==> flow/design.v <==
`timescale 1ns / 1ps
module startup_controller(
	input clk,
	input rst,
	input start,
	input stop,
	output reg mcu_pwr,
	output reg is_sending,
	output reg ready
);
reg is_pulling_low, is_waiting_for_clock, is_waiting_for_bkgd_stable;
reg [15:0] timer;
always @(posedge clk) begin
	if (rst || stop) begin  
		is_pulling_low <= 0;
		is_waiting_for_clock <= 0;
		is_waiting_for_bkgd_stable <= 0;
		is_sending <= 0;
		mcu_pwr <= 0;
		ready <= 1;
	end else if (start) begin
		is_pulling_low <= 1;
		is_sending <= 1;
		timer <= 250;  
		ready <= 0;
	end else if (is_pulling_low) begin
		if (timer == 0) begin
			mcu_pwr <= 1;
			is_pulling_low <= 0;
			is_waiting_for_clock <= 1;
			timer <= 1200;  
		end else begin
			timer <= timer - 1;
		end
	end else if (is_waiting_for_clock) begin
		if (timer == 0) begin
			is_sending <= 0;  
			is_waiting_for_clock <= 0;
			is_waiting_for_bkgd_stable <= 1;
			timer <= 500;  
		end else begin
			timer <= timer - 1;
		end
	end else if (is_waiting_for_bkgd_stable) begin
		if (timer == 0) begin
			is_waiting_for_bkgd_stable <= 0;
			ready <= 1;
		end else begin
			timer <= timer - 1;
		end
	end
end
endmodule
`timescale 1ns / 1ps
module sync_controller(
	input clk,
	input rst,
	input bkgd_in,
	output is_sending,
	input start_sync,
	output [31:0] sync_length,
	output sync_length_is_ready,
	output reg ready,
	output [4:0] debug
);
parameter HIGHTIME = 32'd6500;  
reg [2:0] state;
reg [31:0] sync_count;
assign debug = {2'd0, state};
assign is_sending = state == 1;
assign sync_length = sync_count;
assign sync_length_is_ready = (state != 1) && (state != 4);
always @(posedge clk) begin
	sync_count <= sync_count;
	if (rst) begin
		state <= 0;
		sync_count <= HIGHTIME;  
		ready <= 0;
	end else if (start_sync) begin
		state <= 1;
		sync_count <= HIGHTIME;
		ready <= 0;
	end else if (state == 1) begin
		if (sync_count == 0) begin
			state <= 2;
			sync_count <= 8'h0f;
		end else begin
			sync_count <= sync_count - 1;
		end
	end else if (state == 2) begin
		if (sync_count == 0) begin
			state <= 3;
		end else begin
			sync_count <= sync_count - 1;
		end
	end else if (state == 3) begin
		if (bkgd_in == 0) begin
			state <= 4;
		end
	end else if (state == 4) begin
		if (bkgd_in == 1) begin
			state <= 0;
			ready <= 1;
		end else begin
			sync_count <= sync_count + 1;
		end
	end
end
endmodule
`timescale 1ns / 1ps
module bdc_clk_pulse_generator(
	input clk,
	input rst,
	output bdc_clk_pulse,
	input [31:0] sync_length,
	input set_sync_length
);
reg [15:0] counter;
reg [31:0] target_time;  
reg [31:0] residual;
assign bdc_clk_pulse = counter == 0;
always @(posedge clk) begin
	if (rst) begin
		counter <= 0;
		target_time <= 0;
		residual <= 0;
	end else if (set_sync_length) begin
		target_time <= sync_length;
		residual <= sync_length;
	end else if (counter > residual[31:7]) begin
		counter <= 0;
		residual <= residual[6:0] + target_time;
	end else begin
		counter <= counter + 1;
	end
end
endmodule
`timescale 1ns / 1ps
module bdc_interface(
	input clk,
	input rst,
	output reg is_sending,
	input bkgd_in,
	input tgt_clk_pulse,
	input [7:0] data_in,
	input send_data,
	output reg [7:0] data_out,
	input read_data,
	output ready
);
reg [3:0] state;
reg [7:0] tgt_clk_timer;
reg [7:0] data;
reg [3:0] bitsleft;
assign ready = state == 0 && !read_data && !send_data;
always @(posedge clk) begin
	if (rst) begin
		state <= 0;
		tgt_clk_timer <= 0;
		is_sending <= 0;
	end else if (tgt_clk_timer > 0) begin
		if (tgt_clk_pulse) begin
			tgt_clk_timer <= tgt_clk_timer - 1;
		end
	end else begin
		case (state)
		0: begin
			if (send_data) begin
				state <= 1;
				data <= data_in;
				bitsleft <= 8;
			end else if (read_data) begin
				state <= 3;
				bitsleft <= 8;
			end
		end
		1: begin
			if (bitsleft > 0) begin
				state <= 2;
				is_sending <= 1;
				if (data[7]) begin
					tgt_clk_timer <= 4;
				end else begin
					tgt_clk_timer <= 14;
				end
			end else begin
				state <= 0;
			end
		end
		2: begin
			is_sending <= 0;
			if (data[7]) begin
				tgt_clk_timer <= 14;
			end else begin
				tgt_clk_timer <= 4;
			end
			state <= 1;
			bitsleft <= bitsleft - 1;
			data <= {data[6:0], 1'd0};
		end
		3: begin
			if (bitsleft > 0) begin
				is_sending <= 1;
				tgt_clk_timer <= 3;
				state <= 4;
			end else begin
				data_out <= data;
				state <= 0;
			end
		end
		4: begin
			is_sending <= 0;
			tgt_clk_timer <= 7;
			state <= 5;
		end
		5: begin
			data <= {data[6:0], bkgd_in};
			bitsleft <= bitsleft - 1;
			tgt_clk_timer <= 6;
			state <= 3;
		end
		endcase
	end
end
endmodule
`timescale 1ns / 1ps
module bdm(
	input clk,
	input rst,
	input bkgd_in,
	output bkgd_out,
	output bkgd_is_high_z,
	output mcu_pwr,
	output mcu_vpp,
	input do_read,
	input do_write,
	input do_start_mcu,
	input do_stop_mcu,
	input do_delay,
	input do_echo_test,
	input do_enable_vpp,
	input do_disable_vpp,
	input do_echo_sync_value,
	input do_resync,
	input [7:0] data_in,
	output [7:0] data_out,
	output ready,
	output reg valid,
	output [3:0] debug
);
reg [7:0] echo_data;
wire [31:0] sync_count;
wire sync_is_sending;
wire [4:0] sync_debug;
reg sync_start;
wire sync_ready;
wire startup_start;
reg startup_stop;
wire startup_is_sending, startup_ready;
wire bdc_is_sending, bdc_ready;
wire [7:0] bdc_data_out;
wire bdc_read_data, bdc_send_data;
wire hold_commands_in_reset;
assign hold_commands_in_reset = 1'd0;  
wire bdc_clk_pulse;
reg [3:0] state;
reg [7:0] delay_counter;
startup_controller startup_controller(
	.clk(clk),
	.rst(rst || hold_commands_in_reset),
	.start(startup_start),
	.stop(startup_stop),
	.mcu_pwr(mcu_pwr),
	.is_sending(startup_is_sending),
	.ready(startup_ready)
);
sync_controller sync_controller(
	.clk(clk),
	.rst(rst || hold_commands_in_reset || do_stop_mcu || do_resync),
	.bkgd_in(bkgd_in),
	.is_sending(sync_is_sending),
	.start_sync(sync_start),
	.sync_length(sync_count),
	.sync_length_is_ready(),
	.ready(sync_ready),
	.debug(sync_debug)
);
reg set_bdc_pulse_gen;
bdc_clk_pulse_generator bdc_clk_pulse_generator(
	.clk(clk),
	.rst(rst || hold_commands_in_reset),
	.bdc_clk_pulse(bdc_clk_pulse),
	.sync_length(sync_count),
	.set_sync_length(set_bdc_pulse_gen)
);
bdc_interface bdc_interface(
	.clk(clk),
	.rst(rst || hold_commands_in_reset),
	.is_sending(bdc_is_sending),
	.bkgd_in(bkgd_in),
	.tgt_clk_pulse(bdc_clk_pulse),
	.data_in(data_in),
	.send_data(bdc_send_data),
	.data_out(bdc_data_out),
	.read_data(bdc_read_data),
	.ready(bdc_ready)
);
assign debug = sync_debug; 
assign bkgd_out = 1'd0;
assign bkgd_is_high_z =
	(state == 1 && startup_is_sending) ? 1'd0 :
	(state == 2 && sync_is_sending) ? 1'd0 :
	(state == 3 && bdc_is_sending) ? 1'd0 :
	(state == 4 && bdc_is_sending) ? 1'd0 :
	1'd1;
assign startup_start = state == 0 && do_start_mcu;
assign bdc_read_data = state == 0 && do_read;
assign bdc_send_data = state == 0 && do_write;
assign data_out =
	state == 5 ? echo_data :
	state == 7 ? sync_count[15:8] :
	state == 8 ? sync_count[7:0] :
	bdc_data_out;
assign ready = state == 0 && !do_start_mcu && !do_stop_mcu && !do_read && !do_write && !do_delay && !do_echo_test && !do_echo_sync_value && !do_resync;
reg vpp_enabled;
assign mcu_vpp = vpp_enabled;
always @(posedge clk) begin
	startup_stop <= 0;
	sync_start <= 0;
	set_bdc_pulse_gen <= 0;
	valid <= 0;
	if (rst) begin
		state <= 0;
		vpp_enabled <= 0;
	end else if (state == 0) begin
		if (do_start_mcu) begin
			state <= 1;
		end else if (do_stop_mcu) begin
			startup_stop <= 1;
		end else if (do_read) begin
			state <= 3;
		end else if (do_write) begin
			state <= 4;
		end else if (do_delay) begin
			state <= 6;
			delay_counter <= {data_in, 4'd0};
		end else if (do_echo_test) begin
			state <= 5;
			echo_data <= data_in;
			valid <= 1;
		end else if (do_enable_vpp) begin
			vpp_enabled <= 1;
		end else if (do_disable_vpp) begin
			vpp_enabled <= 0;
		end else if (do_echo_sync_value) begin
			state <= 7;
			valid <= 1;
		end else if (do_resync) begin
			state <= 2;
			sync_start <= 1;
		end
	end else if (state == 1) begin
		if (startup_ready) begin
			state <= 2;
			sync_start <= 1;
		end
	end else if (state == 2) begin
		if (sync_ready) begin
			set_bdc_pulse_gen <= 1;
			state <= 0;
		end
	end else if (state == 3) begin
		if (bdc_ready) begin
			state <= 0;
			valid <= 1;
		end
	end else if (state == 4) begin
		if (bdc_ready) begin
			state <= 0;
		end
	end else if (state == 6) begin
		if (delay_counter == 0) begin
			state <= 0;
		end else begin
			delay_counter <= delay_counter - 1;
		end
	end else if (state == 5) begin
		state <= 0;
	end else if (state == 7) begin
		state <= 8;
		valid <= 1;
	end else if (state == 8) begin
		state <= 0;
	end
end
endmodule
clock: 4.08 ns
lec_check: 0
cap_margin: 20
core_margin: 2
core_utilization: 40
slew_margin: 20
run.sh (not shown) runs the stock make flow with config.mk's settings and CLKGATE_MAP_FILE=.
==> next run, changes <==
Settings changed: CORE_UTILIZATION 40 to 68.
Clock period 4.08 ns to 3.42 ns, I/O delays scaled along.
Effect: The new run finished but failed the layout checks on negative setup slack; global-route usage rose by 13 points; synthesized cell count is unchanged; wire length shrinks by 1.4%.
==> next run, changes <==
Settings changed: ABC_AREA from default to 1, CORE_UTILIZATION 68 to 72, CTS_CLUSTER_SIZE from default to 98, TNS_END_PERCENT from default to 10.
Clock period 3.42 ns to 2.26 ns, I/O delays scaled along.
- The changed run completed, yet does not pass: negative setup slack
- sequential share of layout area fell by 3.8 points
- worst setup slack loses 43 ps
- wire length rose by 26%
- sequential power rose by 51%
- synthesized area rose by 11%
- die area rose by 4.4%
- worst hold slack loses 180 ps
==> next run, changes <==
Settings changed: CTS_CLUSTER_DIAMETER from default to 95, CTS_CLUSTER_SIZE 98 to default, TNS_END_PERCENT 10 to default.
Clock period 2.26 ns to 2.31 ns, I/O delays scaled along.
Outcome: The changed run produced a clean layout; sequential share of layout area went down by 0.13 points; clock-buffer cell count went up by 2; sequential cell count does not change.
Power figures rest on the tool's default switching activity, not on a simulated workload.
